==> v1: inputs <==
==> flow/design.v <==
module conv_neuron
  #
  (
   parameter FEATURE_WIDTH    = 8,
   parameter WEIGHT_WIDTH     = 8,
   parameter WEIGHT_MEM_ORDER = 5,
   parameter OUTPUT_WIDTH     = 8,
   parameter OUTPUT_SHIFT     = 0,
   parameter BIAS_SHIFT       = 0,
   parameter ReLU             = "TRUE"
   )   
  (
   input logic                     clk,
   input logic [FEATURE_WIDTH-1:0] feature_stream,
   input logic                     feature_first,
   input logic                     feature_last,
   input logic [WEIGHT_WIDTH-1:0]  weight_stream,
   input logic                     weight_first,
   input logic                     weight_last,
   output logic [OUTPUT_WIDTH-1:0] output_stream,
   output logic                    output_valid
   );
   localparam WEIGHT_MEM_SIZE = 2**WEIGHT_MEM_ORDER;
   localparam ACC_SIZE        = FEATURE_WIDTH + WEIGHT_WIDTH + WEIGHT_MEM_ORDER;
   localparam P_SIZE          = FEATURE_WIDTH + WEIGHT_WIDTH + 1;
   logic [WEIGHT_MEM_SIZE-1:0][WEIGHT_WIDTH-1:0] wmem;
   logic [WEIGHT_MEM_ORDER-1:0] 		 wmem_waddr;
   logic [WEIGHT_MEM_ORDER-1:0] 		 wmem_raddr;
   logic [WEIGHT_WIDTH-1:0] 			 bias;
   logic 					 wmem_writing;
   logic signed [P_SIZE-1:0] 			 p;
   logic [3:0][FEATURE_WIDTH-1:0] 		 feature_stream_reg;
   logic [2:0][WEIGHT_WIDTH-1:0] 		 weight_reg;
   logic signed [ACC_SIZE-1:0] 			 acc;
   logic [4:0] 					 feature_first_reg;
   logic [6:0] 					 feature_last_reg;
   logic signed [ACC_SIZE-1:0] 			 acc_slv;
   always @(posedge clk) begin
      if (weight_first) begin
         wmem_writing <= '1;
         wmem_waddr   <= '0;
         bias         <= weight_stream;
      end else if (wmem_writing) begin
         if (weight_last) wmem_writing <= '0;
         wmem[wmem_waddr] <= weight_stream;
         wmem_waddr       <= wmem_waddr + 1'b1;
      end
      for (int i = 0; i < 3; i++) begin
	 if (i == 0) weight_reg[i] <= wmem[wmem_raddr];
	 else        weight_reg[i] <= weight_reg[i-1];
      end
      if (feature_first) 
        wmem_raddr <= '0;
      else
        wmem_raddr <= wmem_raddr + 1'b1;  
      for (int i = 0; i < 4; i++) begin
	 if (i == 0) feature_stream_reg[i] <= feature_stream;
	 else        feature_stream_reg[i] <= feature_stream_reg[i-1];
      end
      for (int i = 0; i < 5; i++) begin
	 if (i == 0) feature_first_reg[i] <= feature_first;
	 else        feature_first_reg[i] <= feature_first_reg[i-1];
      end
      for (int i = 0; i < 7; i++) begin
	 if (i == 0) feature_last_reg[i] <= feature_last;
	 else        feature_last_reg[i] <= feature_last_reg[i-1];
      end
      p <= $signed(weight_reg[2]) * $signed({1'b0, feature_stream_reg[3]});  
      if (feature_first_reg[4])      
        acc <= ($signed(bias) << BIAS_SHIFT) + $signed(p);
      else        
        acc <= acc + p;
      acc_slv <= acc;
      if (feature_last_reg[6]) begin
         if (ReLU == "TRUE") begin
            if (acc_slv[ACC_SIZE-1]) begin
               output_stream <= '0;
            end else begin
               if (ACC_SIZE == OUTPUT_WIDTH+OUTPUT_SHIFT) begin
		  output_stream <= acc_slv[ACC_SIZE-1:OUTPUT_SHIFT];
               end else begin
		  if (|acc_slv[ACC_SIZE-1:OUTPUT_WIDTH+OUTPUT_SHIFT-1]) begin
                     output_stream[OUTPUT_WIDTH-1] <= '0;
                     output_stream[OUTPUT_WIDTH-2:0] <= '1;
                  end else begin
                     output_stream <= acc_slv[OUTPUT_WIDTH+OUTPUT_SHIFT-1:OUTPUT_SHIFT];
		  end
               end
            end 
	 end else begin
            output_stream <= acc_slv[OUTPUT_WIDTH+OUTPUT_SHIFT-1:OUTPUT_SHIFT];
	 end  
         output_valid <= '1;
      end else begin
         output_valid <= '0;
      end  
   end  
endmodule  
module conv_neuron_layer_ffanout
  #
  (
   parameter LAYER_SIZE       = 10,
   parameter LAYER_SIZE_ORDER = 4,
   parameter FEATURE_WIDTH    = 8,
   parameter WEIGHT_WIDTH     = 8,
   parameter WEIGHT_MEM_ORDER = 5,
   parameter OUTPUT_WIDTH     = 8,
   parameter OUTPUT_SHIFT     = 0,
   parameter BIAS_SHIFT       = 0,
   parameter ReLU             = "TRUE"
   )
  (
   input logic                         clk,
   input logic [FEATURE_WIDTH-1:0]     feature_stream,
   input logic                         feature_first,
   input logic                         feature_last,
   input logic [WEIGHT_WIDTH-1:0]      weight_stream,
   input logic [LAYER_SIZE_ORDER-1:0]  weight_id,
   input logic                         weight_first,
   input logic                         weight_last,
   output logic [OUTPUT_WIDTH-1:0]     output_stream,
   output logic [LAYER_SIZE_ORDER-1:0] output_id,
   output logic                        output_valid
   );
  logic [0:LAYER_SIZE][FEATURE_WIDTH-1:0]    feature_fanout_sr;
  logic [0:LAYER_SIZE][WEIGHT_WIDTH-1:0]     weight_fanout_sr;
  logic [0:LAYER_SIZE][LAYER_SIZE_ORDER-1:0] weight_id_fanout_sr;
  logic [0:LAYER_SIZE][LAYER_SIZE_ORDER-1:0] output_id_fanin_sr;
  logic [0:LAYER_SIZE][OUTPUT_WIDTH-1:0]     output_fanin_sr;
  logic [0:LAYER_SIZE][OUTPUT_WIDTH-1:0]     output_sig;
  logic [LAYER_SIZE:0]                       feature_first_sr;
  logic [LAYER_SIZE:0]                       feature_last_sr;
  logic [LAYER_SIZE:0]                       weight_first_sr;
  logic [LAYER_SIZE:0]                       weight_last_sr;
  logic [LAYER_SIZE:0]                       output_valid_sr;
  logic [LAYER_SIZE:0]                       weight_first_valid;
  logic [LAYER_SIZE:0]                       weight_last_valid;
  logic [LAYER_SIZE:0]                       output_valid_sig;
  always_ff @(posedge clk) begin
    feature_fanout_sr[0]   <= feature_stream;
    feature_first_sr[0]    <= feature_first;
    feature_last_sr[0]     <= feature_last;
    weight_fanout_sr[0]    <= weight_stream;
    weight_id_fanout_sr[0] <= weight_id;
    weight_first_sr[0]     <= weight_first;
    weight_last_sr[0]      <= weight_last;
    output_valid_sr[LAYER_SIZE]    <= '0;
    output_fanin_sr[LAYER_SIZE]    <= '0;
    output_id_fanin_sr[LAYER_SIZE] <= '0;
    for (int i=1; i <= LAYER_SIZE; i++) begin
      feature_fanout_sr[i]   <= feature_fanout_sr[0];
      feature_first_sr[i]    <= feature_first_sr[0];
      feature_last_sr[i]     <= feature_last_sr[0];
      weight_fanout_sr[i]    <= weight_fanout_sr[i-1];
      weight_first_sr[i]     <= weight_first_sr[i-1];
      weight_last_sr[i]      <= weight_last_sr[i-1];
      weight_id_fanout_sr[i] <= weight_id_fanout_sr[i-1];
      if (weight_id_fanout_sr[i-1] == i) begin
        weight_first_valid[i] <= weight_first_sr[i-1];
        weight_last_valid[i]  <= weight_last_sr[i-1];
      end else begin
        weight_first_valid[i] <= '0;
        weight_last_valid[i]  <= '0;
      end
      if (output_valid_sig[i]) begin
        output_valid_sr[i-1]    <= '1;
        output_fanin_sr[i-1]    <= output_sig[i];
        output_id_fanin_sr[i-1] <= i;
      end else begin
        output_valid_sr[i-1]    <= output_valid_sr[i];
        output_fanin_sr[i-1]    <= output_fanin_sr[i];
        output_id_fanin_sr[i-1] <= output_id_fanin_sr[i];
      end
    end  
  end  
  assign output_valid  = output_valid_sr[0];
  assign output_id     = output_id_fanin_sr[0];
  assign output_stream = output_fanin_sr[0];
  generate
    for (genvar i_g = 1; i_g <= LAYER_SIZE; i_g++) begin : g_NEURONS
      conv_neuron
        #
        (
         .FEATURE_WIDTH    (FEATURE_WIDTH),
         .WEIGHT_WIDTH     (WEIGHT_WIDTH),
         .WEIGHT_MEM_ORDER (WEIGHT_MEM_ORDER),
         .OUTPUT_WIDTH     (OUTPUT_WIDTH),
         .OUTPUT_SHIFT     (OUTPUT_SHIFT),
         .BIAS_SHIFT       (BIAS_SHIFT),
         .ReLU             (ReLU)
         )
      u_conv_neuron
        (
         .clk              (clk),
         .feature_stream   (feature_fanout_sr[i_g]),
         .feature_first    (feature_first_sr[i_g]),
         .feature_last     (feature_last_sr[i_g]),
         .weight_stream    (weight_fanout_sr[i_g]),
         .weight_first     (weight_first_valid[i_g]),
         .weight_last      (weight_last_valid[i_g]),
         .output_stream    (output_sig[i_g]),
         .output_valid     (output_valid_sig[i_g])
         );
    end  
  endgenerate
endmodule  
==> flow/run.sh <==
#!/bin/bash
# the make line also repeats each setting of config.mk as NAME=value (left out here)
make -C /OpenROAD-flow-scripts/flow DESIGN_CONFIG=/design/flow/config.mk WORK_HOME=/design/flow/orfs CLKGATE_MAP_FILE= finish
==> flow/config.mk <==
export PLATFORM = sky130hd
export DESIGN_NAME = conv_neuron_layer_ffanout
export DESIGN_NICKNAME = conv_neuron_layer_ffanout
export VERILOG_FILES = /design/flow/design.v
export SDC_FILE = /design/flow/constraint.sdc
export NUM_CORES = 4
export LEC_CHECK = 0
export ABC_AREA = 1
export CAP_MARGIN = 20
export CELL_PAD_IN_SITES_GLOBAL_PLACEMENT = 1
export CORE_MARGIN = 4
export CORE_UTILIZATION = 58
export CTS_CLUSTER_SIZE = 19
export GPL_TIMING_DRIVEN = 1
export MAX_ROUTING_LAYER = met5
export SETUP_SLACK_MARGIN = -0.31
export SLEW_MARGIN = 35
==> flow/constraint.sdc <==
create_clock -name core_clock -period 4.92 [get_ports {clk}]
set_input_delay 0.9840 -clock core_clock [delete_from_list [all_inputs] [get_ports {clk}]]
set_output_delay 0.9840 -clock core_clock [all_outputs]
set_load 0.01 [all_outputs]
==> v17 (differences from v1) <==
Settings changed: ABC_AREA 1 to unset, CELL_PAD_IN_SITES_GLOBAL_PLACEMENT 1 to unset, CORE_MARGIN 4 to 2, CORE_UTILIZATION 58 to 72, PLACE_DENSITY_LB_ADDON set to 0.26.
==> flow/constraint.sdc (replaced) <==
create_clock -name core_clock -period 3.9 [get_ports {clk}]
set_input_delay 0.7800 -clock core_clock [delete_from_list [all_inputs] [get_ports {clk}]]
set_output_delay 0.7800 -clock core_clock [all_outputs]
set_load 0.01 [all_outputs]
==> v33 (differences from v1) <==
Settings changed: CAP_MARGIN 20 to 5, CELL_PAD_IN_SITES_GLOBAL_PLACEMENT 1 to unset, CORE_MARGIN 4 to 2, CORE_UTILIZATION 58 to 72, CTS_CLUSTER_SIZE 19 to 97, GPL_TIMING_DRIVEN 1 to unset, MAX_ROUTING_LAYER met5 to unset, PLACE_DENSITY_LB_ADDON set to 0.19, SETUP_SLACK_MARGIN -0.31 to 1.05, SLEW_MARGIN 35 to 20.
==> flow/constraint.sdc (replaced) <==
create_clock -name core_clock -period 4.1 [get_ports {clk}]
set_input_delay 0.8200 -clock core_clock [delete_from_list [all_inputs] [get_ports {clk}]]
set_output_delay 0.8200 -clock core_clock [all_outputs]
set_load 0.01 [all_outputs]
==> v37 (differences from v1) <==
Settings changed: ABC_AREA 1 to unset, CAP_MARGIN 20 to 30, CELL_PAD_IN_SITES_GLOBAL_PLACEMENT 1 to unset, CORE_MARGIN 4 to 2, CORE_UTILIZATION 58 to 40, CTS_CLUSTER_SIZE 19 to 90, GPL_ROUTABILITY_DRIVEN set to 0, GPL_TIMING_DRIVEN 1 to unset, MAX_ROUTING_LAYER met5 to unset, SETUP_SLACK_MARGIN -0.31 to unset, SLEW_MARGIN 35 to 20.
==> flow/constraint.sdc (replaced) <==
create_clock -name core_clock -period 6.0 [get_ports {clk}]
set_input_delay 1.2000 -clock core_clock [delete_from_list [all_inputs] [get_ports {clk}]]
set_output_delay 1.2000 -clock core_clock [all_outputs]
set_load 0.01 [all_outputs]
==> summary of the runs <==
- v1 ran to the end with no violations. v37 finished clean. v33 reached the layout checks and failed them: setup timing. v17 finished with setup timing left.
- First-iteration DRC count, highest first: v33, v1, v17, v37.
- In v17 the worst hold slack is worse than in v37, by 0.037 ns.
- Global-route usage: v37 < v1 < v17 < v33.
- Between v33 and v17, the lower routed wire length is in v17 (gap about 34%, measured against v17).
- Of v33 and v37, v37 has the higher worst setup slack (gap 0.84 ns).
- Maximum frequency, lowest first: v37, v17, v1, v33.
